==> design/flow/constraint.sdc <==
create_clock -name core_clock -period 5.49 [get_ports {clk}]
set_input_delay 1.0980 -clock core_clock [delete_from_list [all_inputs] [get_ports {clk}]]
set_output_delay 1.0980 -clock core_clock [all_outputs]
set_load 0.01 [all_outputs]
==> design/flow/config.mk <==
export PLATFORM = sky130hd
export DESIGN_NAME = top_module
export DESIGN_NICKNAME = top_module
export VERILOG_FILES = /design/flow/design.v
export SDC_FILE = /design/flow/constraint.sdc
export NUM_CORES = 4
export LEC_CHECK = 0
export CAP_MARGIN = 20
export CELL_PAD_IN_SITES_DETAIL_PLACEMENT = 2
export CELL_PAD_IN_SITES_GLOBAL_PLACEMENT = 3
export CORE_MARGIN = 9
export CORE_UTILIZATION = 72
export CTS_CLUSTER_SIZE = 11
export GPL_ROUTABILITY_DRIVEN = 0
export GPL_TIMING_DRIVEN = 0
export HOLD_SLACK_MARGIN = 0.17
export SLEW_MARGIN = 25
export TNS_END_PERCENT = 10
==> design/flow/design.v <==
module spi_port (
    input wire clk,                
    input wire rst_n,              
    input wire spi_clk,           
    input wire spi_mosi,          
    output wire spi_miso,         
    input wire spi_cs_n,          
    output reg [15:0] capture_reg
);
    reg [15:0] shift_reg;          
    reg cs_n_prev;                 
    always @(posedge clk or negedge rst_n) begin
        if (!rst_n) begin
            shift_reg <= 16'b0;
            capture_reg <= 16'b0;
            cs_n_prev <= 1'b1;
        end else begin
            cs_n_prev <= spi_cs_n;
            if (!spi_cs_n) begin
                shift_reg <= {shift_reg[14:0], spi_mosi};
            end else if (cs_n_prev == 1'b0 && spi_cs_n == 1'b1) begin
                capture_reg <= shift_reg;
            end
        end
    end
    assign spi_miso = 1'b0;
    wire _unused_spi_clk = spi_clk;
endmodule
module config_memory #(
    parameter NUM_ADDRESSES = 8  
)(
    input wire clk,                    
    input wire rst_n,                  
    input wire [7:0] addr,             
    input wire [7:0] data_in,          
    input wire wr_en,                  
    input wire rd_en,                  
    output reg [7:0] data_out         
);
    reg [7:0] memory [0:NUM_ADDRESSES-1];  
    integer i;
    always @(posedge clk or negedge rst_n) begin
        if (!rst_n) begin
            for (i = 0; i < NUM_ADDRESSES; i = i + 1) begin
                memory[i] <= 8'b0;
            end
        end else if (wr_en && addr < NUM_ADDRESSES) begin
            memory[addr[2:0]] <= data_in;
        end
    end
    always @(posedge clk) begin
        if (rd_en) begin
            data_out <= (addr < NUM_ADDRESSES) ? memory[addr[2:0]] : 8'b0;
        end
    end
endmodule
module demux1to2 (
    input wire clk,                
    input wire rst_n,              
    input wire [7:0]sel,     
    input wire [7:0] d,            
    output wire [7:0] a,
    output wire [7:0] b            
);
    reg [7:0] a_hold;
    reg [7:0] b_hold;
    always @(posedge clk or negedge rst_n) begin
        if (!rst_n) begin
            a_hold <= 8'b0;
            b_hold <= 8'b0;
        end else begin
            case(sel)
                8'd0: a_hold <= d;
                8'd1: b_hold <= d;
                default: ;
            endcase
        end
    end
    assign a = (sel == 8'd0) ? d : a_hold;
    assign b = (sel == 8'd1) ? d : b_hold;
endmodule
module decimator (
    input wire clk,                
    input wire rst,                
    input wire [7:0] decimation_ratio,  
    input wire data,               
    output reg out,               
    output reg dec_clk            
);
    reg [7:0] counter;           
    always @(posedge clk or posedge rst) begin
        if (rst) begin
            counter <= 8'b0;
            out <= 1'b0;
            dec_clk <= 1'b0;
        end else begin
            if (decimation_ratio == 8'b1) begin
                out <= data;
            end else begin
                counter <= counter + 1;
                if (counter >= decimation_ratio-1) begin
                    counter <= 8'b0;
                    out <= data;
                    dec_clk <= ~dec_clk;
                end
            end
        end
    end
endmodule
module buffer #(
    parameter MAX_LENGTH = 256
)(
    input wire clk,             
    input wire rst,             
    input wire en,              
    input wire data_1,          
    input wire data_2,          
    input wire [7:0] length,    
    output reg [7:0] corr,      
    output reg pos,
    output reg neg
);
    reg [MAX_LENGTH-1:0] shift_reg_1;
    reg [MAX_LENGTH-1:0] shift_reg_2;
    reg [7:0] corr_neg;
    reg [7:0] corr_pos;
    integer i;
    always @(posedge clk or posedge rst) begin
        if (rst) begin
            shift_reg_1 <= {MAX_LENGTH{1'b0}};
            shift_reg_2 <= {MAX_LENGTH{1'b0}};
            pos <= 1'b0;
            neg <= 1'b0;
            corr <= 8'b0;
            corr_neg <= 8'b0;
            corr_pos <= 8'b0;
        end else if (en) begin
            shift_reg_1 <= {shift_reg_1[MAX_LENGTH-2:0], data_1};
            shift_reg_2 <= {shift_reg_2[MAX_LENGTH-2:0], data_2};
            corr <= corr + (data_1 ^ data_2) - (shift_reg_1[MAX_LENGTH - 1] ^ shift_reg_2[MAX_LENGTH - 1]) ;
            if (length > 1) begin
                corr_neg <= corr_neg + (shift_reg_1[0] ^ data_2) - (shift_reg_1[MAX_LENGTH - 1] ^ shift_reg_2[MAX_LENGTH - 2]);
                corr_pos <= corr_pos + (data_1 ^ shift_reg_2[0]) - (shift_reg_1[MAX_LENGTH - 2] ^ shift_reg_2[MAX_LENGTH - 1]);
            end
            if (corr_neg < corr_pos) begin
                neg <= 1'b1;
                pos <= 1'b0;
            end else if (corr_pos < corr_neg) begin
                pos <= 1'b1;
                neg <= 1'b0;
            end else begin
                pos <= 1'b0;
                neg <= 1'b0;
            end
        end
    end
endmodule
module top_module(
    input wire clk,
    input wire rst,
    input wire spi_mosi,
    input wire spi_cs_n,
    input wire mic_data_1,
    input wire mic_data_2,
    output wire [7:0] out,
    output wire pos,
    output wire neg
);
wire [7:0] addr;
wire [7:0] value;
wire wr_en = 1;
wire rd_en = 1;
wire [7:0] mem_out;
wire [7:0] decimation_ratio;
wire dec_data_1;
wire dec_data_2;
wire dec_clk;
wire [7:0] filter_length;
wire [7:0] filter_out;
wire [15:0] capture_reg;
wire dummy;
wire dummy2;
wire corr_dec_en;
assign addr = capture_reg[15:8];
assign value = capture_reg[7:0];
    spi_port u_spi_port(
        .clk(clk),
        .rst_n(!rst),
        .spi_clk(clk),
        .spi_mosi(spi_mosi),
        .spi_miso(dummy),
        .spi_cs_n(spi_cs_n),
        .capture_reg(capture_reg)
    );
    config_memory u_memory(
        .clk(clk),            
        .rst_n(!rst),          
        .addr(addr),     
        .data_in(value),  
        .wr_en(wr_en),          
        .rd_en(rd_en),          
        .data_out(mem_out) 
    );
    demux1to2 u_demux1to2(
        .clk(clk),
        .rst_n(!rst),
        .sel(addr),
        .d(mem_out),
        .a(decimation_ratio),  
        .b(filter_length)
    );
    decimator u_decimator_1(
        .clk(clk),              
        .rst(rst),              
        .decimation_ratio(decimation_ratio),
        .data(mic_data_1),             
        .out(dec_data_1),              
        .dec_clk(dec_clk)           
    );
    decimator u_decimator_2(
        .clk(clk),              
        .rst(rst),              
        .decimation_ratio(decimation_ratio),
        .data(mic_data_2),             
        .out(dec_data_2),              
        .dec_clk(dummy2)           
    );
    buffer u_buffer(
        .clk(clk),         
        .rst(rst),         
        .en(corr_dec_en),
        .data_1(dec_data_1),        
        .data_2(dec_data_2),        
        .length(filter_length),
        .corr(out),
        .pos(pos),
        .neg(neg)   
    );
reg dec_clk_q;
always @(posedge clk or posedge rst) begin
    if (rst) dec_clk_q <= 1'b0;
    else dec_clk_q <= dec_clk;
end
assign corr_dec_en = (decimation_ratio == 8'b1) | (dec_clk & ~dec_clk_q);
endmodule
==> design/flow/run.sh <==
#!/bin/bash
# the make line also repeats each setting of config.mk as NAME=value (left out here)
make -C /OpenROAD-flow-scripts/flow DESIGN_CONFIG=/design/flow/config.mk WORK_HOME=/design/flow/orfs CLKGATE_MAP_FILE= finish
==> impl_metrics.json, run 1 <==
{
  "ys_top_logic_family": "simple AND/OR/NAND/NOR gates",
  "synth-main-ff-cell": "dfrtp_1",
  "error_line": "[ERROR GPL-0301] Utilization 149.565 % exceeds 100%.",
  "core-area_um2": 37800,
  "die_h_um": 214,
  "synth.distinct_cells": 59,
  "ys_cells": 2935,
  "synthArstFlopShare_pct": 98.8,
  "ys_seq_share_pct": 61.2,
  "fp_util_pct": 73.3,
  "yosys-top-cells-count": "nand2_1, dfrtp_1, mux2_2",
  "post-synth-top-area-cell": "dfrtp_1",
  "syn_area_per_cell_um2": 9.43,
  "syn_inst": 2935,
  "ys_warn_count": 7,
  "ys_sh_mux_pct": 5.07,
  "lastStage": "global placement without I/O",
  "netlist.area_leader.share_pct": 60.5,
  "synthXorXnorAreaFrac_pct": 1.23,
  "ys_area_um2": 27700,
  "die_x_um": 214,
  "outcome": "aborted with a tool error",
  "chip_area_um2": 45800,
  "top_cell": "nand2_1",
  "netlist_top_cells_area": "dfrtp_1, nand2_1, mux2_2",
  "syn_area_um2": 27700,
  "rows": 71,
  "fp_nets": 2989,
  "aoi_share_pct": 3.27,
  "ys.flops": 678,
  "ys_sh_adder_pct": 2.33,
  "edf_count": 0,
  "yosys.area_share.simple_pct": 24.0
}
==> run 2, diff against run 1 <==
Settings changed: ABC_AREA set to 1, CELL_PAD_IN_SITES_DETAIL_PLACEMENT 2 to unset, CELL_PAD_IN_SITES_GLOBAL_PLACEMENT 3 to unset, CORE_MARGIN 9 to 2, CORE_UTILIZATION 72 to 71, CTS_CLUSTER_DIAMETER set to 231, CTS_CLUSTER_SIZE 11 to 14, GPL_ROUTABILITY_DRIVEN 0 to unset, GPL_TIMING_DRIVEN 0 to unset, HOLD_SLACK_MARGIN 0.17 to unset, PLACE_DENSITY_LB_ADDON set to 0.19, SETUP_SLACK_MARGIN set to 0.88, SLEW_MARGIN 25 to 20, TNS_END_PERCENT 10 to unset.
Clock period 5.49 ns to 6.27 ns, I/O delays scaled along.
==> run 2 against run 1 <==
Against the previous run:
- the run now finishes clean
- synthesized cell count up 6.7%
- area after synthesis down 0.69%
- die size down 12%
==> impl_metrics.json, run 2 <==
{
  "period_minus_slack_ns": 3.93,
  "hp-class": "flip-flop to flip-flop",
  "critPathRequiredTime_ns": 6.81,
  "peakVddDrop_mv": 0.406,
  "grt.busiest_layer": "met2",
  "warning_count": 43,
  "htreeDepth": 2,
  "cp_slowest_cell": "buf_12",
  "grt_pass1_wl_um": 88300,
  "ys_top_logic_family": "simple AND/OR/NAND/NOR gates",
  "tightest_slew_ns": 1.09,
  "grt_max_degree": 241,
  "hold_depth": 0,
  "clockNetworkPower_mw": 3.04,
  "grt_pass1_vias": 19200,
  "chip_area_um2": 40300,
  "cts_resized": 0,
  "regToRegStartpoint": "u_spi_port.capture_reg[12]",
  "synth.distinct_cells": 40,
  "slew_headroom_pct": 27.4,
  "core-area_um2": 38500,
  "post-synth-top-area-cell": "dfrtp_1",
  "use_met1_pct": 36.8,
  "ys_sh_adder_pct": 2.27,
  "postCtsSetupBuffers": 0,
  "synthArstFlopShare_pct": 98.8,
  "ys_cells": 3132,
  "aoi_share_pct": 4.26,
  "cts_hold_buffers": 0,
  "cp_common_cell": "nand2_1",
  "powerDensity_nw_per_um2": 395,
  "edf_count": 0,
  "yosys-top-cells-count": "nand2_1, dfrtp_1, o21ai_0",
  "cts_tree": "built",
  "syn_area_per_cell_um2": 8.77,
  "final_area_um2": 29300,
  "syn_area_um2": 27500,
  "fmax_ghz": 0.254,
  "worst-path-buf-inv": 3,
  "die_x_um": 201,
  "critPathMaxStageDelay_ns": 0.64,
  "cts_buffer_depth": 3,
  "design_power_total_mw": 11.6,
  "diodes": 0,
  "p_leak_nw": 16.3,
  "worst_setup_path_end_kind": "flip-flop",
  "hpwl_um": 28700,
  "start_kind": "flip-flop",
  "avgViaCountPerCell": 5.35,
  "stdcell_count": 3610,
  "crit_type": "flip-flop to flip-flop",
  "switching_share_pct": 36.0,
  "power_leader": "sequential cells",
  "dp_cells": 3542,
  "holdPathEnd": "dec_clk_q",
  "final_antenna_net_count": 0,
  "synthXorXnorAreaFrac_pct": 0.892,
  "finalHoldViolCount": 0,
  "synth-main-ff-cell": "dfrtp_1",
  "ys.flops": 678,
  "drc": 0,
  "powerComb_mw": 3.37,
  "ys_area_um2": 27500,
  "io_pins": 16,
  "path_depth": 13,
  "die_h_um": 201,
  "cp_max_fo": 226,
  "rrSetupSlack_ns": 2.34,
  "final_core_util_pct": 76.1,
  "drt_iter0_markers": 1630,
  "timing.rr.end": "u_buffer.shift_reg_1[71]",
  "outcome": "complete, no violations",
  "cp_top_family": "buffers and inverters",
  "rows": 72,
  "gp_congestion": 0.860,
  "ys_warn_count": 7,
  "hold_start": "u_decimator_1.dec_clk",
  "place_area_um2": 27800,
  "worstPathCellList": "nor2_1 > nand2_2 > nor2_8 > inv_2 > o21ai_2 > nand2_1 > nor2_2 > nand2_2 > o21ai_4 > buf_12 > buf_12 > nand2_1 > nand2_1",
  "skew_ns": 0.0156,
  "detail_route.wl_per_cell_um": 13.7,
  "pwr-share-clk_pct": 26.3,
  "setup_tns_ns": 0,
  "crit_start": "u_spi_port.capture_reg[12]",
  "arrival_ns": 4.47,
  "gr-usage-met2_pct": 42.4,
  "syn_inst": 3132,
  "p_sw_mw": 4.16,
  "ys_sh_mux_pct": 0.0820,
  "netlist_top_cells_area": "dfrtp_1, nand2_1, o21ai_0",
  "use_met3_pct": 4.09,
  "fp_util_pct": 71.4,
  "cts.sinks": 678,
  "grt.overflow.total": 0,
  "finalCritPeriodShare_pct": 62.7,
  "worstSkewPairLatency_ns": 0.61,
  "slew_viol_final": 0,
  "root_buffer": "clkbuf_16",
  "area_growth_pct": 6.46,
  "io_buffers": 15,
  "numCtsBuffers": 54,
  "nets": 3134,
  "antenna_found_initial": 0,
  "setup_violations": 0,
  "reg2reg_depth": 13,
  "firstDrtPassIters": 5,
  "crit_path_end": "u_buffer.shift_reg_1[71]",
  "vias": 19300,
  "ys_seq_share_pct": 61.6,
  "top_cell": "nand2_1",
  "fp_nets": 3186,
  "netlist.area_leader.share_pct": 60.9,
  "grtUsageTotal_pct": 25.9,
  "clk_pin_slew_worst_paths_ns": 0.07,
  "rsz0062_at_grt": "false",
  "drv_cap": 0,
  "yosys.area_share.simple_pct": 26.5,
  "pg_seq_mw": 5.15,
  "p_int_mw": 7.40,
  "combPwrFrac_pct": 29.1,
  "drt-total-wl_um": 49500,
  "seq_power_share_pct": 44.6
}
-- run 2: area by class of cell --
cell class	instances	area (µm²)
clock buffer	64	1390
tap	518	648
multi-input combinational	2179	9360
timing repair buffer	32	369
fill	2588	9210
sequential	678	16900
clock inverter	4	42.5
inverter	135	520
-- run 2: routing by layer --
| metal | part of all wire, % | vias up | routed length (µm) |
|---|---|---|---|
| met3 | 3.5 | 88 | 1760 |
| met5 | 0 | - | 0 |
| met1 | 45 | 9463 | 22500 |
| met2 | 49 | 293 | 24200 |
| li1 | - | 9465 | - |
| met4 | 2.1 | 0 | 1040 |
-- run 2: stage by stage --
stage | hold slack, ns | setup slack [ns]
5_1_grt | 0.428 | 2.02
6_report | 0.424 | 2.34
3_3_place_gp | 0.388 | 2.55
4_1_cts | 0.419 | 2.32
3_5_place_dp | 0.401 | 2.38
2_1_floorplan | 0.374 | -4.15
==> run 3, diff against run 2 <==
Settings changed: ABC_AREA 1 to unset, CELL_PAD_IN_SITES_DETAIL_PLACEMENT set to 2, CORE_MARGIN 2 to 9, CORE_UTILIZATION 71 to 40, CTS_CLUSTER_DIAMETER 231 to unset, CTS_CLUSTER_SIZE 14 to 11, GPL_ROUTABILITY_DRIVEN set to 0, HOLD_SLACK_MARGIN set to 0.17, PLACE_DENSITY_LB_ADDON 0.19 to unset, SETUP_SLACK_MARGIN 0.88 to unset, SLEW_MARGIN 20 to 25, TNS_END_PERCENT set to 10.
Clock period 6.27 ns to 6.74 ns, I/O delays scaled along.
==> run 3 against run 2 <==
Against the previous run:
- clock power up 32%
- total power up 20%
- non-clock buffer count up 1
- global-route usage down 1.5 points
- sequential share of layout area down 3.2 points
- synthesized cell count down 6.3%
- first-iteration DRC count down 7.5%
- critical path type unchanged
- largest power group unchanged
==> impl_metrics.json, run 3 <==
{
  "netlist_top_cells_area": "dfrtp_1, nand2_1, mux2_2",
  "die_h_um": 281,
  "ys_sh_adder_pct": 2.33,
  "grt_pass1_vias": 24800,
  "chip_area_um2": 79000,
  "io_buffers": 15,
  "worst_setup_path_end_kind": "flip-flop",
  "drc": 0,
  "power_leader": "sequential cells",
  "grtUsageTotal_pct": 24.4,
  "netlist.area_leader.share_pct": 60.5,
  "setup_tns_ns": 0,
  "fmax_ghz": 0.173,
  "start_kind": "flip-flop",
  "drv_cap": 0,
  "cts_tree": "built",
  "ys_seq_share_pct": 61.2,
  "warning_count": 50,
  "detail_route.wl_per_cell_um": 25.0,
  "synthXorXnorAreaFrac_pct": 1.23,
  "slew_headroom_pct": 29.7,
  "fp_util_pct": 40.3,
  "use_met3_pct": 3.55,
  "clk_pin_slew_worst_paths_ns": 0.07,
  "switching_share_pct": 40.9,
  "worstSkewPairLatency_ns": 0.66,
  "hp-class": "flip-flop to flip-flop",
  "fp_nets": 2989,
  "finalHoldViolCount": 0,
  "grt.busiest_layer": "met2",
  "synthArstFlopShare_pct": 98.8,
  "drt_iter0_markers": 1508,
  "crit_type": "flip-flop to flip-flop",
  "ys_cells": 2935,
  "clockNetworkPower_mw": 4.02,
  "ys_warn_count": 7,
  "rows": 96,
  "cp_top_family": "AND-OR/OR-AND gates",
  "yosys-top-cells-count": "nand2_1, dfrtp_1, mux2_2",
  "grt.overflow.total": 0,
  "htreeDepth": 3,
  "whs_ns": 0.422,
  "place_area_um2": 28600,
  "final_area_um2": 31000,
  "critPathRequiredTime_ns": 7.27,
  "period_minus_slack_ns": 5.78,
  "edf_count": 0,
  "cts_buffer_depth": 3,
  "tightest_slew_ns": 1.05,
  "outcome": "complete, no violations",
  "firstDrtPassIters": 5,
  "reg2reg_depth": 14,
  "cts_hold_buffers": 0,
  "powerComb_mw": 4.58,
  "path_depth": 14,
  "gr-usage-met2_pct": 46.0,
  "crit_start": "u_spi_port.capture_reg[9]",
  "synth-main-ff-cell": "dfrtp_1",
  "place_worst_setup_slack_ns": 1.28,
  "finalCritPeriodShare_pct": 85.7,
  "syn_area_um2": 27700,
  "p_sw_mw": 5.65,
  "aoi_share_pct": 3.27,
  "top_cell": "nand2_1",
  "setup_violations": 0,
  "die_x_um": 281,
  "n_fill_cell": 7079,
  "io_pins": 16,
  "regToRegStartpoint": "u_spi_port.capture_reg[9]",
  "cp_max_fo": 28,
  "avgViaCountPerCell": 5.43,
  "combPwrFrac_pct": 33.1,
  "arrival_ns": 6.31,
  "powerDensity_nw_per_um2": 447,
  "syn_inst": 2935,
  "root_buffer": "clkbuf_16",
  "p_int_mw": 8.18,
  "cts_resized": 0,
  "slew_viol_final": 0,
  "stdcell_count": 3873,
  "cts.sinks": 678,
  "use_met1_pct": 25.9,
  "pwr-share-clk_pct": 29.1,
  "cp_slowest_cell": "or3_1",
  "hold_depth": 0,
  "rsz0062_at_grt": "false",
  "core-area_um2": 68600,
  "postCtsSetupBuffers": 0,
  "timing.rr.end": "u_decimator_2.out",
  "worstPathCellList": "or3_1 > nor3_4 > buf_4 > mux2i_1 > ha_1 > xor2_1 > ha_1 > o21ai_0 > o21bai_1 > a211oi_1 > a2111oi_2 > o21ai_0 > o21ai_1 > mux2_2",
  "final_core_util_pct": 45.1,
  "p_leak_nw": 16.6,
  "numCtsBuffers": 75,
  "ys_area_um2": 27700,
  "rrSetupSlack_ns": 0.96,
  "ys.flops": 678,
  "peakVddDrop_mv": 0.438,
  "seq_power_share_pct": 37.8,
  "pg_seq_mw": 5.23,
  "hold_start": "u_decimator_1.dec_clk",
  "synth.distinct_cells": 59,
  "dp_cells": 3752,
  "nets": 2956,
  "worst_slack_ns": 0.962,
  "post-synth-top-area-cell": "dfrtp_1",
  "design_power_total_mw": 13.8,
  "skew_ns": 0.0417,
  "yosys.area_share.simple_pct": 24.0,
  "area_growth_pct": 11.9,
  "crit_path_end": "u_decimator_2.out",
  "holdPathEnd": "dec_clk_q",
  "ys_sh_mux_pct": 5.07,
  "vias": 21000,
  "antenna_found_initial": 1,
  "grt_max_degree": 268,
  "ys_top_logic_family": "simple AND/OR/NAND/NOR gates",
  "grt_pass1_wl_um": 150000,
  "hpwl_um": 50100,
  "final_antenna_net_count": 0,
  "drt-total-wl_um": 96900,
  "critPathMaxStageDelay_ns": 0.67,
  "syn_area_per_cell_um2": 9.43,
  "worst-path-buf-inv": 1
}
-- run 3: cell type report --
cell class,instances,area [µm²],share of cell area [%]
inverter,49,188,0.606
tap,931,1160,3.76
antenna,1,2.50,0.00808
clock inverter,9,108,0.348
timing repair buffer,33,462,1.49
clock buffer,107,2130,6.88
sequential,678,16900,54.7
multi-input combinational,2065,9970,32.2
-- run 3: metal layers --
metal  up-vias  wire length, µm
met3       307             3460
met1     11000            35700
li1       9103                -
met5         -                0
met2       575            52600
met4         0             5140
==> run 4, diff against run 3 <==
Settings changed: ABC_AREA set to 1, CELL_PAD_IN_SITES_DETAIL_PLACEMENT 2 to unset, CORE_MARGIN 9 to 2, CORE_UTILIZATION 40 to 72, CTS_CLUSTER_DIAMETER set to 400, CTS_CLUSTER_SIZE 11 to 98, GPL_ROUTABILITY_DRIVEN 0 to unset, HOLD_SLACK_MARGIN 0.17 to unset, SETUP_SLACK_MARGIN set to 0.72, SLEW_MARGIN 25 to 20, TNS_END_PERCENT 10 to unset.
Clock period 6.74 ns to 3.06 ns, I/O delays scaled along.
==> run 4 against run 3 <==
Against the previous run:
- the flow now stops in global routing
- area after synthesis is 0.69% lower
- synthesized cell count is 6.7% higher
- die size is 50% lower
==> impl_metrics.json, run 4 <==
{
  "netlist_top_cells_area": "dfrtp_1, nand2_1, o21ai_0",
  "io_pins": 16,
  "ys_cells": 3132,
  "cts.sinks": 678,
  "gp_congestion": 0.854,
  "die_h_um": 199,
  "synthXorXnorAreaFrac_pct": 0.892,
  "root_buffer": "clkbuf_16",
  "ys_top_logic_family": "simple AND/OR/NAND/NOR gates",
  "ys_warn_count": 7,
  "ys_area_um2": 27500,
  "synth-main-ff-cell": "dfrtp_1",
  "rows": 71,
  "hpwl_um": 29600,
  "syn_inst": 3132,
  "io_buffers": 15,
  "cts_buffer_depth": 3,
  "outcome": "aborted with a tool error",
  "lastStage": "global routing",
  "post-synth-top-area-cell": "dfrtp_1",
  "dp_cells": 3561,
  "syn_area_um2": 27500,
  "place_area_um2": 28300,
  "numCtsBuffers": 10,
  "yosys.area_share.simple_pct": 26.5,
  "die_x_um": 199,
  "ys_sh_adder_pct": 2.27,
  "fp_nets": 3186,
  "syn_area_per_cell_um2": 8.77,
  "synth.distinct_cells": 40,
  "htreeDepth": 1,
  "chip_area_um2": 39700,
  "core-area_um2": 37700,
  "ys_sh_mux_pct": 0.0820,
  "aoi_share_pct": 4.26,
  "synthArstFlopShare_pct": 98.8,
  "top_cell": "nand2_1",
  "ys.flops": 678,
  "fp_util_pct": 73.0,
  "yosys-top-cells-count": "nand2_1, dfrtp_1, o21ai_0",
  "edf_count": 0,
  "netlist.area_leader.share_pct": 60.9,
  "error_line": "[ERROR DPL-0038] Utilization greater than 100%, impossible to legalize",
  "ys_seq_share_pct": 61.6
}
-- run 4: metrics by stage --
step	power, mW	setup WS (ns)	setup TNS [ns]
floorplan	16.4	-6.71	-4495.48
CTS	31.5	0.414	0
global placement	17.6	0.340	0
detailed placement	18.0	0.206	0
-- run 4: timing repair --
| item | 4_1_cts |
|---|---|
| pin swaps | 131 |
| endpoints found under the hold margin | 0 |
| hold buffers | 0 |
| gates cloned | 138 |
| resized | 514 |
| endpoints found under the setup margin | 558 |
| setup buffers | 130 |
==> run 5, diff against run 4 <==
Settings changed: ABC_AREA 1 to unset, CORE_MARGIN 2 to 9, CORE_UTILIZATION 72 to 40, CTS_CLUSTER_DIAMETER 400 to unset, CTS_CLUSTER_SIZE 98 to 11, GPL_ROUTABILITY_DRIVEN set to 0, SETUP_SLACK_MARGIN 0.72 to unset, SLEW_MARGIN 20 to 25.
Clock period 3.06 ns to 6.74 ns, I/O delays scaled along.
==> run 5 against run 4 <==
Against the previous run:
- area after synthesis is 0.69% higher
- now clean on timing, DRC and antenna
- die size is 99% higher
- synthesized cell count is 6.3% lower
==> impl_metrics.json, run 5 <==
{
  "outcome": "complete, no violations",
  "crit_type": "flip-flop to flip-flop",
  "syn_area_per_cell_um2": 9.43,
  "powerDensity_nw_per_um2": 409,
  "drt_iter0_markers": 1566,
  "slew_headroom_pct": 28.9,
  "worstPathCellList": "or3_1 > nor3_4 > buf_4 > mux2i_1 > ha_1 > xor2_1 > ha_1 > o21ai_0 > o21bai_1 > a21oi_1 > a2111oi_2 > o22ai_1 > o21ai_1 > mux2_2",
  "pwr-share-clk_pct": 30.2,
  "worst_setup_path_end_kind": "flip-flop",
  "clockNetworkPower_mw": 3.82,
  "ys_cells": 2935,
  "final_area_um2": 31000,
  "fp_util_pct": 40.3,
  "path_depth": 14,
  "io_pins": 16,
  "cts_hold_buffers": 0,
  "start_kind": "flip-flop",
  "syn_area_um2": 27700,
  "postCtsSetupBuffers": 0,
  "seqCellArea_um2": 16900,
  "hp-class": "flip-flop to flip-flop",
  "timing.rr.end": "u_decimator_2.out",
  "ys_top_logic_family": "simple AND/OR/NAND/NOR gates",
  "p_sw_mw": 4.55,
  "clk_pin_slew_worst_paths_ns": 0.06,
  "pg_seq_mw": 5.06,
  "tightest_slew_ns": 1.07,
  "ys_area_um2": 27700,
  "area_growth_pct": 12.0,
  "detail_route.wl_per_cell_um": 12.3,
  "p_leak_nw": 16.6,
  "worstSkewPairLatency_ns": 0.61,
  "die_h_um": 281,
  "combPwrFrac_pct": 29.9,
  "reg2reg_depth": 14,
  "cp_top_family": "AND-OR/OR-AND gates",
  "aoi_share_pct": 3.27,
  "ys_sh_mux_pct": 5.07,
  "cp_common_cell": "ha_1",
  "hold_start": "u_decimator_1.dec_clk",
  "combGateArea_um2": 9970,
  "rows": 96,
  "final_antenna_net_count": 0,
  "nets": 2956,
  "grtUsageTotal_pct": 12.4,
  "chip_area_um2": 79000,
  "holdPathEnd": "dec_clk_q",
  "rrSetupSlack_ns": 1.62,
  "peakVddDrop_mv": 0.442,
  "crit_path_end": "u_decimator_2.out",
  "hold_depth": 0,
  "ys_sh_adder_pct": 2.33,
  "grt_pass1_wl_um": 85000,
  "cp_max_fo": 28,
  "ys_seq_share_pct": 61.2,
  "fmax_ghz": 0.195,
  "critPathRequiredTime_ns": 7.24,
  "avgViaCountPerCell": 4.74,
  "cts.sinks": 678,
  "drc": 0,
  "root_buffer": "clkbuf_16",
  "netlist_top_cells_area": "dfrtp_1, nand2_1, mux2_2",
  "critPathMaxStageDelay_ns": 0.72,
  "ys_warn_count": 7,
  "die_x_um": 281,
  "synth-main-ff-cell": "dfrtp_1",
  "numCtsBuffers": 76,
  "n_fill_cell": 6361,
  "place_area_um2": 28600,
  "io_buffers": 15,
  "switching_share_pct": 35.9,
  "grt_pass1_vias": 17900,
  "core-area_um2": 68600,
  "ys.flops": 678,
  "slew_viol_final": 0,
  "htreeDepth": 3,
  "regToRegStartpoint": "u_spi_port.capture_reg[9]",
  "grt_max_degree": 268,
  "rsz0062_at_grt": "false",
  "drv_cap": 0,
  "drt-total-wl_um": 47500,
  "crit_start": "u_spi_port.capture_reg[9]",
  "syn_inst": 2935,
  "finalCritPeriodShare_pct": 76.0,
  "edf_count": 0,
  "firstDrtPassIters": 7,
  "cts_buffer_depth": 3,
  "seq_power_share_pct": 40.0,
  "antenna_found_initial": 1,
  "fp_nets": 2989,
  "skew_ns": 0.0295,
  "finalHoldViolCount": 0,
  "post-synth-top-area-cell": "dfrtp_1",
  "arrival_ns": 5.62,
  "powerComb_mw": 3.78,
  "setup_violations": 0,
  "yosys-top-cells-count": "nand2_1, dfrtp_1, mux2_2",
  "synth.distinct_cells": 59,
  "warning_count": 50,
  "whs_ns": 0.379,
  "netlist.area_leader.share_pct": 60.5,
  "yosys.area_share.simple_pct": 24.0,
  "final_core_util_pct": 45.2,
  "vias": 18400,
  "cts_resized": 0,
  "period_minus_slack_ns": 5.12,
  "top_cell": "nand2_1",
  "cp_slowest_cell": "dfrtp_1",
  "grt.overflow.total": 0,
  "cts_tree": "built",
  "hpwl_um": 27300,
  "p_int_mw": 8.11,
  "synthArstFlopShare_pct": 98.8,
  "power_leader": "sequential cells",
  "worst-path-buf-inv": 1,
  "synthXorXnorAreaFrac_pct": 1.23
}
==> run 5: area by class of cell <==
| class | instances | share of cell area (%) |
|---|---|---|
| Sequential cell | 678 | 54.6 |
| Multi-Input combinational cell | 2065 | 32.2 |
| Clock buffer | 104 | 6.94 |
| Tap cell | 931 | 3.76 |
| Timing Repair Buffer | 32 | 1.40 |
| Inverter | 49 | 0.606 |
| Clock inverter | 14 | 0.476 |
| Antenna cell | 1 | 0.00808 |
==> run 5: routing by layer <==
layer / vias up / wire length (µm) / track usage [%]
met1: 8955 / 22900 / 16.9
met5: - / 0 / 0
met4: 0 / 1010 / 4.40
met2: 229 / 21700 / 19.4
met3: 78 / 1820 / 2.42
li1: 9120 / - / -
==> run 5: per-stage QoR <==
stage	total power [mW]	worst slack [ns]	std cells	setup TNS (ns)
3_5_place_dp	8.91	1.69	3752	0
2_1_floorplan	8.10	-3.77	2935	-2523.00
6_report	12.7	1.62	3874	0
3_3_place_gp	8.75	1.94	3751	0
4_1_cts	12.8	1.67	3870	0
5_1_grt	13.6	1.21	3873	0
==> run 6, diff against run 5 <==
Settings changed: CELL_PAD_IN_SITES_DETAIL_PLACEMENT set to 2, CELL_PAD_IN_SITES_GLOBAL_PLACEMENT set to 1, CORE_UTILIZATION 40 to 72, GPL_TIMING_DRIVEN set to 0, MIN_ROUTING_LAYER set to met2, PLACE_DENSITY_LB_ADDON set to 0.11, TNS_END_PERCENT set to 10.
Clock period 6.74 ns to 3.68 ns, I/O delays scaled along.
==> run 6 against run 5 <==
Against the previous run:
- the run now fails in global placement without I/O
- area after synthesis stayed put
- die size is 42% lower
- synthesized cell count did not move
==> impl_metrics.json, run 6 <==
{
  "rows": 71,
  "netlist.area_leader.share_pct": 60.5,
  "post-synth-top-area-cell": "dfrtp_1",
  "ys_sh_mux_pct": 5.07,
  "ys_area_um2": 27700,
  "core-area_um2": 37800,
  "error_line": "[ERROR FLW-0024] Place density exceeds 1.0 (current PLACE_DENSITY_LB_ADDON =  0.11). Please check if the value of  PLACE_DENSITY_LB_ADDON is between 0 and 0.99.",
  "synthXorXnorAreaFrac_pct": 1.23,
  "aoi_share_pct": 3.27,
  "top_cell": "nand2_1",
  "outcome": "aborted with a tool error",
  "syn_inst": 2935,
  "fp_nets": 2989,
  "ys_warn_count": 7,
  "fp_util_pct": 73.3,
  "synth-main-ff-cell": "dfrtp_1",
  "ys.flops": 678,
  "ys_top_logic_family": "simple AND/OR/NAND/NOR gates",
  "lastStage": "global placement without I/O",
  "yosys-top-cells-count": "nand2_1, dfrtp_1, mux2_2",
  "synth.distinct_cells": 59,
  "syn_area_um2": 27700,
  "die_x_um": 214,
  "synthArstFlopShare_pct": 98.8,
  "ys_cells": 2935,
  "netlist_top_cells_area": "dfrtp_1, nand2_1, mux2_2",
  "ys_sh_adder_pct": 2.33,
  "ys_seq_share_pct": 61.2,
  "syn_area_per_cell_um2": 9.43,
  "chip_area_um2": 45800,
  "yosys.area_share.simple_pct": 24.0,
  "edf_count": 0,
  "die_h_um": 214
}
==> run 7, diff against run 6 <==
Settings changed: CELL_PAD_IN_SITES_DETAIL_PLACEMENT 2 to unset, CELL_PAD_IN_SITES_GLOBAL_PLACEMENT 1 to unset, CORE_MARGIN 9 to 2, CORE_UTILIZATION 72 to 66, CTS_CLUSTER_SIZE 11 to unset, GPL_ROUTABILITY_DRIVEN 0 to unset, GPL_TIMING_DRIVEN 0 to unset, MIN_ROUTING_LAYER met2 to unset, PLACE_DENSITY_LB_ADDON 0.11 to unset, SETUP_SLACK_MARGIN set to -0.45, SLEW_MARGIN 25 to 20, TNS_END_PERCENT 10 to unset.
Clock period 3.68 ns to 7.01 ns, I/O delays scaled along.
==> run 7 against run 6 <==
Against the previous run:
- now clean on timing, DRC and antenna
- synthesized cell count unchanged
- die size down 4.9%
- area after synthesis unchanged
==> impl_metrics.json, run 7 <==
{
  "crit_start": "u_spi_port.capture_reg[9]",
  "ys_sh_mux_pct": 5.07,
  "avgViaCountPerCell": 5.30,
  "powerComb_mw": 3.65,
  "pwr-share-clk_pct": 30.1,
  "core-area_um2": 41700,
  "crit_path_end": "u_decimator_2.out",
  "grtUsageTotal_pct": 22.9,
  "cts.sinks": 678,
  "chip_area_um2": 43600,
  "clockNetworkPower_mw": 3.67,
  "vias": 18500,
  "ys_cells": 2935,
  "critPathRequiredTime_ns": 7.48,
  "slew_viol_final": 0,
  "cp_max_fo": 28,
  "grt.overflow.total": 0,
  "hp-class": "flip-flop to flip-flop",
  "finalHoldViolCount": 0,
  "top_cell": "nand2_1",
  "power_leader": "sequential cells",
  "timing.rr.end": "u_decimator_2.out",
  "fp_util_pct": 66.4,
  "start_kind": "flip-flop",
  "cp_common_cell": "ha_1",
  "powerDensity_nw_per_um2": 400,
  "netlist.area_leader.share_pct": 60.5,
  "slew_headroom_pct": 36.5,
  "drt-total-wl_um": 47300,
  "io_buffers": 15,
  "cp_top_family": "AND-OR/OR-AND gates",
  "syn_inst": 2935,
  "ys_warn_count": 7,
  "cts_buffer_depth": 3,
  "worst-path-buf-inv": 1,
  "firstDrtPassIters": 8,
  "crit_type": "flip-flop to flip-flop",
  "cts_hold_buffers": 0,
  "grt_max_degree": 202,
  "drv_cap": 0,
  "finalCritPeriodShare_pct": 73.3,
  "synth.distinct_cells": 59,
  "p_leak_nw": 16.6,
  "stdcell_count": 3492,
  "p_int_mw": 7.87,
  "switching_share_pct": 35.5,
  "syn_area_per_cell_um2": 9.43,
  "syn_area_um2": 27700,
  "ys_seq_share_pct": 61.2,
  "worstSkewPairLatency_ns": 0.60,
  "worst_slack_ns": 1.87,
  "final_core_util_pct": 73.1,
  "holdPathEnd": "dec_clk_q",
  "rsz0062_at_grt": "false",
  "combGateArea_um2": 9970,
  "period_minus_slack_ns": 5.14,
  "edf_count": 0,
  "netlist_top_cells_area": "dfrtp_1, nand2_1, mux2_2",
  "skew_ns": 0.0243,
  "dp_cells": 3366,
  "rrSetupSlack_ns": 1.87,
  "pg_seq_mw": 4.88,
  "drt_iter0_markers": 1717,
  "synthArstFlopShare_pct": 98.8,
  "synth-main-ff-cell": "dfrtp_1",
  "numCtsBuffers": 68,
  "die_x_um": 209,
  "worstPathCellList": "or3_1 > nor3_4 > buf_4 > mux2i_1 > ha_1 > xor2_1 > ha_1 > o21ai_0 > o21bai_1 > a21oi_1 > a2111oi_2 > o22ai_1 > o21ai_1 > mux2_2",
  "die_h_um": 209,
  "reg2reg_depth": 14,
  "diodes": 0,
  "hpwl_um": 27700,
  "area_growth_pct": 10.1,
  "seq_power_share_pct": 40.0,
  "worst_setup_path_end_kind": "flip-flop",
  "ys_sh_adder_pct": 2.33,
  "arrival_ns": 5.61,
  "setup_violations": 0,
  "cp_slowest_cell": "dfrtp_1",
  "aoi_share_pct": 3.27,
  "yosys-top-cells-count": "nand2_1, dfrtp_1, mux2_2",
  "ys_top_logic_family": "simple AND/OR/NAND/NOR gates",
  "n_fill_cell": 2984,
  "fmax_ghz": 0.195,
  "combPwrFrac_pct": 29.9,
  "setup_tns_ns": 0,
  "rows": 75,
  "clk_pin_slew_worst_paths_ns": 0.06,
  "nets": 2952,
  "gp_congestion": 0.811,
  "io_pins": 16,
  "fp_nets": 2989,
  "hold_depth": 0,
  "antenna_found_initial": 0,
  "detail_route.wl_per_cell_um": 13.5,
  "regToRegStartpoint": "u_spi_port.capture_reg[9]",
  "drc": 0,
  "path_depth": 14,
  "htreeDepth": 3,
  "cts_resized": 0,
  "warning_count": 42,
  "seqCellArea_um2": 16900,
  "critPathMaxStageDelay_ns": 0.73,
  "place_worst_setup_slack_ns": 1.94,
  "postCtsSetupBuffers": 0,
  "grt_pass1_wl_um": 84600,
  "grt_pass1_vias": 18200,
  "design_power_total_mw": 12.2,
  "ys.flops": 678,
  "synthXorXnorAreaFrac_pct": 1.23,
  "root_buffer": "clkbuf_16",
  "post-synth-top-area-cell": "dfrtp_1",
  "p_sw_mw": 4.33,
  "hold_start": "u_decimator_1.dec_clk",
  "peakVddDrop_mv": 0.347,
  "final_antenna_net_count": 0,
  "outcome": "complete, no violations",
  "yosys.area_share.simple_pct": 24.0,
  "cts_tree": "built",
  "ys_area_um2": 27700,
  "tightest_slew_ns": 0.952
}
-- run 7: final cells by class --
cell class,count,area share [%]
clock buffer,107,6.73
tap,539,2.21
clock inverter,18,0.825
timing repair buffer,36,1.32
sequential,678,55.6
multi-input combinational,2065,32.7
inverter,49,0.616
-- run 7: stage by stage --
stage	cell area, µm²	hold slack (ns)
after floorplan	27700	0.354
after global placement	28100	0.389
after detailed placement	28100	0.373
after CTS	30400	0.405
after global routing	30500	0.403
final	30500	0.404
-- run 7: metal layers --
metal	global-route usage (%)	up-vias	part of all wire, %
met3	4.00	78	3.4
met5	0	-	0
met4	6.45	0	1.9
li1	-	9114	-
met1	33.1	9063	47
met2	36.5	260	47
==> run 8, diff against run 7 <==
Settings changed: ABC_AREA set to 1, CORE_UTILIZATION 66 to 72, CTS_CLUSTER_DIAMETER set to 377, HOLD_SLACK_MARGIN set to 0.27, PLACE_DENSITY_LB_ADDON set to 0.01, SETUP_SLACK_MARGIN -0.45 to 0.24.
Clock period 7.01 ns to 2.82 ns, I/O delays scaled along.
==> run 8 against run 7 <==
Against the previous run:
- first-iteration DRC count up 8.2%
- sequential cell count unchanged
- cell count up 7.1%
- die size down 8.8%
- combinational power rose to 2.9 times the previous value
- clock skew up 0.0067 ns
- fmax up 78%
- core utilization up 11 points
- register-to-register slack worse by 1.9 ns
- the layout now fails its checks (setup timing)
- via count up 12%
- hold slack worse by 0.079 ns
==> impl_metrics.json, run 8 <==
{
  "worstPathCellList": "nor2_4 > nand2_8 > buf_12 > o21bai_4 > nand2_4 > buf_12 > xor2_2 > ha_1 > nand3_2 > nand3b_1 > nand2_2 > nand3_2 > nand3_2 > nand2_1 > nand2_1 > nand2_2 > nand3_4 > nand3_1 > inv_1",
  "vias": 20800,
  "fp_nets": 3186,
  "syn_area_um2": 27500,
  "combPwrFrac_pct": 34.4,
  "skew_ns": 0.0310,
  "powerDensity_nw_per_um2": 981,
  "top_cell": "nand2_1",
  "p_int_mw": 19.8,
  "grt.overflow.total": 0,
  "critPathMaxStageDelay_ns": 0.41,
  "slew_headroom_pct": 58.5,
  "crit_start": "u_spi_port.capture_reg[9]",
  "p_leak_nw": 17.4,
  "final_antenna_net_count": 0,
  "io_buffers": 15,
  "ys_area_um2": 27500,
  "powerComb_mw": 10.6,
  "setup_violations": 11,
  "final_core_util_pct": 83.7,
  "setup_tns_ns": -0.486,
  "firstDrtPassIters": 6,
  "slew_viol_final": 0,
  "gr-usage-met2_pct": 44.8,
  "outcome": "failed layout checks",
  "drv_cap": 0,
  "finalHoldViolCount": 0,
  "nets": 3235,
  "cp_max_fo": 7,
  "cts_buffer_depth": 3,
  "stdcell_count": 3740,
  "fmax_ghz": 0.346,
  "yosys-top-cells-count": "nand2_1, dfrtp_1, o21ai_0",
  "switching_share_pct": 36.1,
  "die_h_um": 199,
  "diodes": 0,
  "netlist.area_leader.share_pct": 60.9,
  "synth-main-ff-cell": "dfrtp_1",
  "hpwl_um": 29700,
  "critPathRequiredTime_ns": 3.30,
  "p_sw_mw": 11.2,
  "fp_util_pct": 73.0,
  "start_kind": "flip-flop",
  "cts.sinks": 678,
  "check.faults": "setup timing",
  "drt_iter0_markers": 1857,
  "place_worst_setup_slack_ns": -0.0676,
  "edf_count": 0,
  "seq_power_share_pct": 37.2,
  "ys.flops": 678,
  "rrSetupSlack_ns": -0.07,
  "syn_area_per_cell_um2": 8.77,
  "pg_seq_mw": 11.5,
  "drc": 0,
  "antenna_found_initial": 0,
  "post-synth-top-area-cell": "dfrtp_1",
  "cp_slowest_cell": "dfrtp_1",
  "worst_slack_ns": -0.0701,
  "ys_top_logic_family": "simple AND/OR/NAND/NOR gates",
  "core-area_um2": 37700,
  "grt_max_degree": 209,
  "synth.distinct_cells": 40,
  "worst-path-buf-inv": 3,
  "avgViaCountPerCell": 5.56,
  "crit_path_end": "u_decimator_2.counter[4]",
  "io_pins": 16,
  "tightest_slew_ns": 0.623,
  "syn_inst": 3132,
  "grt_pass1_vias": 19700,
  "use_met3_pct": 4.00,
  "combGateArea_um2": 9700,
  "cp_top_family": "simple AND/OR/NAND/NOR gates",
  "aoi_share_pct": 4.26,
  "arrival_ns": 3.37,
  "synthXorXnorAreaFrac_pct": 0.892,
  "area_growth_pct": 14.8,
  "ys_sh_adder_pct": 2.27,
  "detail_route.wl_per_cell_um": 16.1,
  "synthArstFlopShare_pct": 98.8,
  "gp_congestion": 0.852,
  "rsz0062_at_grt": "true",
  "grtUsageTotal_pct": 27.9,
  "design_power_total_mw": 30.9,
  "ys_seq_share_pct": 61.6,
  "root_buffer": "clkbuf_16",
  "power_leader": "sequential cells",
  "worstSkewPairLatency_ns": 0.59,
  "seqCellArea_um2": 16900,
  "yosys.area_share.simple_pct": 26.5,
  "grt.busiest_layer": "met2",
  "crit_type": "flip-flop to flip-flop",
  "htreeDepth": 3,
  "clk_pin_slew_worst_paths_ns": 0.06,
  "chip_area_um2": 39700,
  "pwr-share-clk_pct": 28.4,
  "finalCritPeriodShare_pct": 102,
  "ys_sh_mux_pct": 0.0820,
  "clockNetworkPower_mw": 8.80,
  "die_x_um": 199,
  "netlist_top_cells_area": "dfrtp_1, nand2_1, o21ai_0",
  "warning_count": 35,
  "reg2reg_depth": 19,
  "regToRegStartpoint": "u_spi_port.capture_reg[9]",
  "cp_common_cell": "nand3_2",
  "drt-total-wl_um": 60300,
  "period_minus_slack_ns": 2.89,
  "grt_pass1_wl_um": 90800,
  "worst_setup_path_end_kind": "flip-flop",
  "cts_tree": "built",
  "path_depth": 19,
  "numCtsBuffers": 66,
  "ys_warn_count": 7,
  "hp-class": "input pin to asynchronous set/reset pin",
  "n_fill_cell": 2168,
  "timing.rr.end": "u_decimator_2.counter[4]",
  "peakVddDrop_mv": 0.965,
  "ys_cells": 3132,
  "dp_cells": 3571,
  "rows": 71,
  "use_met1_pct": 39.3
}
-- run 8: per-stage QoR --
step | hold WS, ns | cell area (µm²)
finish | 0.324 | 31500
global route | 0.354 | 31500
CTS | 0.315 | 30700
detailed placement | 0.401 | 28200
global placement | 0.399 | 28200
floorplan | 0.374 | 27500
-- run 8: repair_timing --
action | CTS | global route
buffers inserted | 13 | 23
gates cloned | 1 | 16
setup endpoints to repair | 126 | 519
hold buffers | 0 | 0
pin swaps | 35 | 35
hold endpoints to repair | 0 | 0
gates resized | 44 | 66
-- run 8: layout make-up --
type / instances / area share (%)
clock buffer: 99 / 6.40
clock inverter: 17 / 0.468
inverter: 135 / 1.67
multi-input combinational: 2179 / 30.8
sequential: 678 / 53.7
tap: 511 / 2.03
timing repair buffer: 121 / 5.01
-- run 8: layer usage --
metal / wire (µm) / part of all wire (%)
met5: 0 / 0
met4: 1970 / 3.3
met3: 3310 / 5.5
met2: 29600 / 49
met1: 25500 / 42
==> run 9, diff against run 8 <==
Settings changed: ABC_AREA 1 to unset, CAP_MARGIN 20 to 40, CTS_CLUSTER_DIAMETER 377 to 86, HOLD_SLACK_MARGIN 0.27 to unset, PLACE_DENSITY set to 0.43, PLACE_DENSITY_LB_ADDON 0.01 to unset, SETUP_SLACK_MARGIN 0.24 to -0.23.
Clock period 2.82 ns to 2.87 ns, I/O delays scaled along.
==> run 9 against run 8 <==
Against the previous run:
- still fails the layout checks on setup timing
- sequential power hardly changed
- sequential share of layout area is 0.23 points lower
- sequential cell count stayed put
- fmax is 24% lower
- critical path depth is 4 lower
- area after synthesis is 0.69% higher
- wire length is 12% lower
- hold slack better by 0.051 ns
- cell count is 5.3% lower
==> impl_metrics.json, run 9 <==
{
  "outcome": "failed layout checks",
  "check.faults": "setup timing",
  "pwr-share-clk_pct": 28.4,
  "reg2reg_depth": 15,
  "seq_power_share_pct": 37.0,
  "syn_area_um2": 27700,
  "ys_sh_adder_pct": 2.33,
  "finalCritPeriodShare_pct": 133,
  "die_x_um": 200,
  "ys_cells": 2935,
  "critPathRequiredTime_ns": 3.32,
  "syn_inst": 2935,
  "cts_buffer_depth": 3,
  "grt_pass1_wl_um": 91200,
  "syn_area_per_cell_um2": 9.43,
  "hp-class": "input pin to asynchronous set/reset pin",
  "grt_max_degree": 126,
  "crit_path_end": "u_decimator_1.counter[4]",
  "fp_util_pct": 73.3,
  "drc": 0,
  "p_leak_nw": 17.3,
  "critPathMaxStageDelay_ns": 0.57,
  "synthArstFlopShare_pct": 98.8,
  "grt_pass1_vias": 19600,
  "slew_headroom_pct": 62.3,
  "setup_tns_ns": -34.42,
  "firstDrtPassIters": 5,
  "warning_count": 33,
  "cp_slowest_cell": "or4_4",
  "cts_tree": "built",
  "io_pins": 16,
  "netlist_top_cells_area": "dfrtp_1, nand2_1, mux2_2",
  "fp_nets": 2989,
  "timing.rr.end": "u_decimator_1.counter[4]",
  "start_kind": "flip-flop",
  "path_depth": 15,
  "ys_area_um2": 27700,
  "htreeDepth": 3,
  "final_core_util_pct": 83.9,
  "diodes": 0,
  "rows": 71,
  "numCtsBuffers": 67,
  "vias": 19500,
  "p_int_mw": 20.7,
  "pg_seq_mw": 11.8,
  "worst_setup_path_end_kind": "flip-flop",
  "ys.flops": 678,
  "regToRegStartpoint": "u_spi_port.capture_reg[12]",
  "clockNetworkPower_mw": 9.05,
  "netlist.area_leader.share_pct": 60.5,
  "hpwl_um": 32100,
  "gp_congestion": 0.843,
  "peakVddDrop_mv": 0.819,
  "worst-path-buf-inv": 2,
  "n_fill_cell": 2081,
  "chip_area_um2": 40000,
  "edf_count": 0,
  "drt_iter0_markers": 1213,
  "cts_hold_buffers": 0,
  "avgViaCountPerCell": 5.49,
  "finalHoldViolCount": 0,
  "area_growth_pct": 14.5,
  "arrival_ns": 4.27,
  "tightest_slew_ns": 0.561,
  "rrSetupSlack_ns": -0.95,
  "drt-total-wl_um": 53200,
  "worstPathCellList": "or4_4 > nor3_4 > buf_6 > mux2i_4 > ha_4 > nand2_2 > xor2_2 > ha_1 > o21a_1 > a21oi_2 > maj3_2 > maj3_2 > a211oi_4 > buf_6 > o22ai_1",
  "worst_slack_ns": -0.948,
  "grt.overflow.total": 0,
  "powerComb_mw": 11.1,
  "grtUsageTotal_pct": 27.9,
  "ys_top_logic_family": "simple AND/OR/NAND/NOR gates",
  "ys_sh_mux_pct": 5.07,
  "synthXorXnorAreaFrac_pct": 1.23,
  "fmax_ghz": 0.262,
  "cp_top_family": "adder cells",
  "clk_pin_slew_worst_paths_ns": 0.06,
  "rsz0062_at_grt": "true",
  "io_buffers": 15,
  "p_sw_mw": 11.3,
  "crit_type": "flip-flop to flip-flop",
  "crit_start": "u_spi_port.capture_reg[12]",
  "antenna_found_initial": 0,
  "yosys-top-cells-count": "nand2_1, dfrtp_1, mux2_2",
  "aoi_share_pct": 3.27,
  "core-area_um2": 37800,
  "synth.distinct_cells": 59,
  "worstSkewPairLatency_ns": 0.59,
  "post-synth-top-area-cell": "dfrtp_1",
  "cts.sinks": 678,
  "ys_seq_share_pct": 61.2,
  "cp_max_fo": 6,
  "final_antenna_net_count": 0,
  "root_buffer": "clkbuf_16",
  "powerDensity_nw_per_um2": 1010,
  "power_leader": "sequential cells",
  "period_minus_slack_ns": 3.82,
  "switching_share_pct": 35.3,
  "combPwrFrac_pct": 34.7,
  "stdcell_count": 3542,
  "slew_viol_final": 0,
  "setup_violations": 402,
  "top_cell": "nand2_1",
  "nets": 3039,
  "die_h_um": 200,
  "synth-main-ff-cell": "dfrtp_1",
  "ys_warn_count": 7,
  "detail_route.wl_per_cell_um": 15.0,
  "drv_cap": 0,
  "yosys.area_share.simple_pct": 24.0,
  "skew_ns": 0.0222,
  "dp_cells": 3417
}
run 9: layer usage:
metal / GRT usage (%) / up-vias / wire length [µm]
met5: 0 / - / 0
met4: 8.81 / 0 / 1230
met3: 4.64 / 109 / 1830
met2: 47.4 / 337 / 27200
met1: 37.4 / 9714 / 23000
li1: - / 9299 / -
run 9: per-stage QoR:
stage / cell area, µm² / power [mW] / setup slack, ns / hold WS (ns)
after floorplan: 27700 / 19.1 / -6.87 / 0.354
after global placement: 29100 / 21.7 / -0.987 / 0.375
after detailed placement: 29100 / 22.2 / -1.14 / 0.379
after CTS: 31500 / 31.6 / -0.892 / 0.365
after global routing: 31700 / 33.8 / -1.07 / 0.403
final: 31700 / 31.9 / -0.948 / 0.375
run 9: layout make-up:
type / count / area (µm²) / area share (%)
multi-input cells: 2065 / 10200 / 32.1
repair buffers: 124 / 1450 / 4.57
inverters: 49 / 188 / 0.592
well taps: 511 / 639 / 2.02
flip-flops and latches: 678 / 16900 / 53.4
clock inverters: 19 / 282 / 0.889
clock buffers: 96 / 2010 / 6.35
run 9: timing repair:
item / CTS / global route
gates cloned: 0 / 2
endpoints found under the hold margin: 0 / 0
setup endpoints to repair: 35 / 35
pin swaps: 11 / 5
gates resized: 19 / 19
buffers inserted: 3 / 5
==> run 10, diff against run 9 <==
Settings changed: CAP_MARGIN 40 to 20, CELL_PAD_IN_SITES_DETAIL_PLACEMENT set to 1, CORE_ASPECT_RATIO set to 1.47, CORE_UTILIZATION 72 to 40, CTS_CLUSTER_DIAMETER 86 to 382, PLACE_DENSITY 0.43 to unset, SETUP_SLACK_MARGIN -0.23 to unset.
Clock period 2.87 ns to 8.0 ns, I/O delays scaled along.
==> run 10 against run 9 <==
Against the previous run:
- now clean on timing, DRC and antenna
- final area shrank 2.7%
- sequential power shrank 64%
- via count shrank 2.4%
- first-iteration DRC count shrank 3.1%
- cell count grew 8.1%
- area after synthesis is the same
- clock skew grew 0.0069 ns
- core utilization shrank 39 points
- clock power shrank 64%
- sequential cell count is the same
- total power shrank 66%
- largest power group unchanged
==> impl_metrics.json, run 10 <==
{
  "n_fill_cell": 7700,
  "fp_util_pct": 40.6,
  "seq_power_share_pct": 39.6,
  "ys_top_logic_family": "simple AND/OR/NAND/NOR gates",
  "ys_warn_count": 7,
  "regToRegStartpoint": "u_spi_port.capture_reg[9]",
  "timing.rr.end": "u_decimator_2.out",
  "gp_congestion": 0.825,
  "cts_hold_buffers": 0,
  "drt_iter0_markers": 1176,
  "edf_count": 0,
  "netlist.area_leader.share_pct": 60.5,
  "setup_tns_ns": 0,
  "hold_start": "u_decimator_1.dec_clk",
  "ys_area_um2": 27700,
  "worstSkewPairLatency_ns": 0.61,
  "post-synth-top-area-cell": "dfrtp_1",
  "final_area_um2": 30800,
  "hp-class": "flip-flop to flip-flop",
  "p_int_mw": 6.85,
  "pg_seq_mw": 4.28,
  "arrival_ns": 6.09,
  "pwr-share-clk_pct": 30.2,
  "aoi_share_pct": 3.27,
  "fp_nets": 2989,
  "crit_start": "u_spi_port.capture_reg[9]",
  "rsz0062_at_grt": "false",
  "ys_sh_mux_pct": 5.07,
  "synth-main-ff-cell": "dfrtp_1",
  "grt_pass1_wl_um": 99700,
  "holdPathEnd": "dec_clk_q",
  "reg2reg_depth": 13,
  "synthArstFlopShare_pct": 98.8,
  "syn_inst": 2935,
  "grt.overflow.total": 0,
  "period_minus_slack_ns": 5.61,
  "die_x_um": 221,
  "place_area_um2": 28500,
  "hpwl_um": 34400,
  "cts.sinks": 678,
  "crit_type": "flip-flop to flip-flop",
  "worst-path-buf-inv": 0,
  "detail_route.wl_per_cell_um": 14.9,
  "grtUsageTotal_pct": 16.5,
  "vias": 19000,
  "yosys.area_share.simple_pct": 24.0,
  "rrSetupSlack_ns": 2.39,
  "critPathRequiredTime_ns": 8.48,
  "final_antenna_net_count": 0,
  "drt-total-wl_um": 57200,
  "path_depth": 13,
  "cp_slowest_cell": "nor3_4",
  "syn_area_um2": 27700,
  "fmax_ghz": 0.178,
  "dp_cells": 3709,
  "ys_sh_adder_pct": 2.33,
  "htreeDepth": 3,
  "cts_resized": 0,
  "clk_pin_slew_worst_paths_ns": 0.06,
  "whs_ns": 0.379,
  "outcome": "complete, no violations",
  "critPathMaxStageDelay_ns": 0.92,
  "worstPathCellList": "or3_1 > nor3_4 > mux2i_1 > ha_1 > xor2_1 > ha_1 > o21ai_0 > o21bai_1 > a21oi_1 > a2111oi_2 > o21ai_0 > o21ai_1 > mux2_2",
  "worst_setup_path_end_kind": "flip-flop",
  "drc": 0,
  "area_growth_pct": 11.4,
  "nets": 2947,
  "finalHoldViolCount": 0,
  "start_kind": "flip-flop",
  "grt_pass1_vias": 20900,
  "die_h_um": 323,
  "ys.flops": 678,
  "powerComb_mw": 3.27,
  "firstDrtPassIters": 4,
  "io_pins": 16,
  "cp_top_family": "simple AND/OR/NAND/NOR gates",
  "warning_count": 41,
  "numCtsBuffers": 67,
  "top_cell": "nand2_1",
  "ys_cells": 2935,
  "p_leak_nw": 16.6,
  "hold_depth": 0,
  "tightest_slew_ns": 1.07,
  "slew_headroom_pct": 28.6,
  "finalCritPeriodShare_pct": 70.2,
  "root_buffer": "clkbuf_16",
  "syn_area_per_cell_um2": 9.43,
  "switching_share_pct": 36.6,
  "netlist_top_cells_area": "dfrtp_1, nand2_1, mux2_2",
  "setup_violations": 0,
  "synthXorXnorAreaFrac_pct": 1.23,
  "cts_tree": "built",
  "postCtsSetupBuffers": 0,
  "stdcell_count": 3830,
  "antenna_found_initial": 0,
  "io_buffers": 15,
  "clockNetworkPower_mw": 3.26,
  "peakVddDrop_mv": 0.382,
  "skew_ns": 0.0291,
  "rows": 116,
  "chip_area_um2": 71300,
  "p_sw_mw": 3.96,
  "combPwrFrac_pct": 30.3,
  "slew_viol_final": 0,
  "diodes": 0,
  "cp_max_fo": 28,
  "yosys-top-cells-count": "nand2_1, dfrtp_1, mux2_2",
  "drv_cap": 0,
  "cts_buffer_depth": 3,
  "powerDensity_nw_per_um2": 350,
  "ys_seq_share_pct": 61.2,
  "avgViaCountPerCell": 4.96,
  "grt_max_degree": 223,
  "crit_path_end": "u_decimator_2.out",
  "core-area_um2": 68200,
  "design_power_total_mw": 10.8,
  "power_leader": "sequential cells",
  "synth.distinct_cells": 59
}
==> run 10: final cells by class <==
class,instances,area (µm²),area share [%]
sequential,678,16900,54.9
timing repair buffer,32,357,1.16
multi-input combinational,2065,9970,32.3
inverter,49,188,0.609
clock buffer,99,2030,6.59
clock inverter,22,262,0.848
tap,885,1110,3.59
==> run 10: through the flow <==
stage / utilization [%] / setup WS [ns]
finish: 45.2 / 2.39
CTS: 45.2 / 2.38
global route: 45.2 / 1.96
floorplan: - / -2.76
detailed placement: 41.8 / 2.42
global placement: 41.8 / 2.68
==> run 10: layer usage <==
metal | GRT usage [%] | up-vias | part of all wire, %
met5 | 0 | - | 0
met4 | 6.01 | 0 | 2.4
met3 | 1.97 | 99 | 2.0
met2 | 30.7 | 147 | 53
met1 | 19.4 | 9665 | 43
li1 | - | 9088 | -
==> run 11, diff against run 10 <==
Settings changed: CELL_PAD_IN_SITES_DETAIL_PLACEMENT 1 to unset, CORE_ASPECT_RATIO 1.47 to unset, CTS_CLUSTER_DIAMETER 382 to unset, GPL_ROUTABILITY_DRIVEN set to 0, SLEW_MARGIN 20 to 15.
Clock period 8.0 ns to 6.74 ns, I/O delays scaled along.
==> run 11 against run 10 <==
Against the previous run:
- still clean on timing, DRC and antenna
- die size about the same
- clock skew down 0.0093 ns
- area after synthesis did not move
- fmax grew 12%
- hold slack improved by 0.0063 ns
==> impl_metrics.json, run 11 <==
{
  "outcome": "complete, no violations",
  "reg2reg_depth": 14,
  "cts_hold_buffers": 0,
  "ys_cells": 2935,
  "synth-main-ff-cell": "dfrtp_1",
  "grt_pass1_vias": 17800,
  "peakVddDrop_mv": 0.388,
  "synth.distinct_cells": 59,
  "firstDrtPassIters": 6,
  "p_sw_mw": 4.55,
  "routed-wl-met2_um": 21500,
  "critPathMaxStageDelay_ns": 0.71,
  "worst_setup_path_end_kind": "flip-flop",
  "powerComb_mw": 3.77,
  "ys_top_logic_family": "simple AND/OR/NAND/NOR gates",
  "setup_violations": 0,
  "yosys.area_share.simple_pct": 24.0,
  "crit_type": "flip-flop to flip-flop",
  "htreeDepth": 3,
  "cts_tree": "built",
  "top_cell": "nand2_1",
  "slew_headroom_pct": 33.1,
  "syn_inst": 2935,
  "whs_ns": 0.386,
  "aoi_share_pct": 3.27,
  "avgViaCountPerCell": 4.72,
  "ys_warn_count": 7,
  "die_x_um": 267,
  "holdPathEnd": "dec_clk_q",
  "place_worst_setup_slack_ns": 1.72,
  "fmax_ghz": 0.199,
  "ys_sh_mux_pct": 5.07,
  "cts.sinks": 678,
  "cts_resized": 0,
  "finalCritPeriodShare_pct": 74.5,
  "root_buffer": "clkbuf_16",
  "die_h_um": 267,
  "warning_count": 43,
  "io_buffers": 15,
  "cts_buffer_depth": 3,
  "powerDensity_nw_per_um2": 411,
  "grt_max_degree": 201,
  "vias": 18300,
  "core-area_um2": 68600,
  "ys_area_um2": 27700,
  "worstPathCellList": "or3_1 > nor3_4 > buf_4 > mux2i_1 > ha_1 > xor2_1 > ha_1 > o21ai_0 > o21bai_1 > a21oi_1 > a2111oi_2 > o22ai_1 > o21ai_1 > mux2_2",
  "hp-class": "flip-flop to flip-flop",
  "crit_start": "u_spi_port.capture_reg[9]",
  "area_growth_pct": 12.1,
  "dr_wl_met3_um": 1600,
  "netlist_top_cells_area": "dfrtp_1, nand2_1, mux2_2",
  "rsz0062_at_grt": "false",
  "hold_depth": 0,
  "yosys-top-cells-count": "nand2_1, dfrtp_1, mux2_2",
  "start_kind": "flip-flop",
  "diodes": 0,
  "ys_sh_adder_pct": 2.33,
  "setup_tns_ns": 0,
  "syn_area_per_cell_um2": 9.43,
  "critPathRequiredTime_ns": 7.23,
  "slew_viol_final": 0,
  "p_leak_nw": 16.7,
  "drc": 0,
  "pg_seq_mw": 5.05,
  "cp_common_cell": "ha_1",
  "cp_slowest_cell": "dfrtp_1",
  "drt_iter0_markers": 1626,
  "cp_top_family": "AND-OR/OR-AND gates",
  "timing.rr.end": "u_decimator_2.out",
  "grtUsageTotal_pct": 13.9,
  "postCtsSetupBuffers": 0,
  "grt.overflow.total": 0,
  "cp_max_fo": 28,
  "drt-total-wl_um": 47200,
  "pwr-share-clk_pct": 30.8,
  "netlist.area_leader.share_pct": 60.5,
  "hold_start": "u_decimator_1.dec_clk",
  "worstSkewPairLatency_ns": 0.61,
  "post-synth-top-area-cell": "dfrtp_1",
  "path_depth": 14,
  "io_pins": 16,
  "combPwrFrac_pct": 29.6,
  "skew_ns": 0.0198,
  "tightest_slew_ns": 0.995,
  "crit_path_end": "u_decimator_2.out",
  "chip_area_um2": 71300,
  "finalHoldViolCount": 0,
  "wl_met1_um": 22900,
  "fp_nets": 2989,
  "syn_area_um2": 27700,
  "final_antenna_net_count": 0,
  "ys.flops": 678,
  "arrival_ns": 5.51,
  "highest_layer": "met4",
  "antenna_found_initial": 0,
  "grt_pass1_wl_um": 84300,
  "worst_slack_ns": 1.72,
  "switching_share_pct": 35.7,
  "nets": 2955,
  "hpwl_um": 27000,
  "p_int_mw": 8.20,
  "numCtsBuffers": 73,
  "clockNetworkPower_mw": 3.92,
  "clk_pin_slew_worst_paths_ns": 0.06,
  "detail_route.wl_per_cell_um": 12.1,
  "power_leader": "sequential cells",
  "synthXorXnorAreaFrac_pct": 1.23,
  "drv_cap": 0,
  "synthArstFlopShare_pct": 98.8,
  "edf_count": 0,
  "worst-path-buf-inv": 1,
  "regToRegStartpoint": "u_spi_port.capture_reg[9]",
  "ys_seq_share_pct": 61.2,
  "period_minus_slack_ns": 5.02,
  "rrSetupSlack_ns": 1.72,
  "fp_util_pct": 40.3,
  "seq_power_share_pct": 39.6,
  "rows": 96
}
==> run 11: metal layers <==
metal	vias to the layer above	global-route usage (%)
met5	-	0
met1	8914	19.3
met3	83	2.51
li1	9116	-
met4	0	5.45
met2	224	21.6
==> run 11: cell type report <==
class	instances	area, µm²
fill	6332	37600
sequential	678	16900
multi-input combinational	2065	9950
clock buffer	107	2170
tap	931	1160
timing repair buffer	34	393
clock inverter	24	214
inverter	49	188
==> run 11: stage by stage <==
step / area (µm²) / power [mW] / std cells / utilization [%]
floorplan: 27700 / 8.10 / 2935 / -
global placement: 28600 / 8.77 / 3756 / 41.7
detailed placement: 28600 / 8.93 / 3756 / 41.7
CTS: 31000 / 13.0 / 3887 / 45.2
global route: 31000 / 13.7 / 3888 / 45.2
finish: 31000 / 12.7 / 3888 / 45.2
Power and IR drop assume default switching activity.
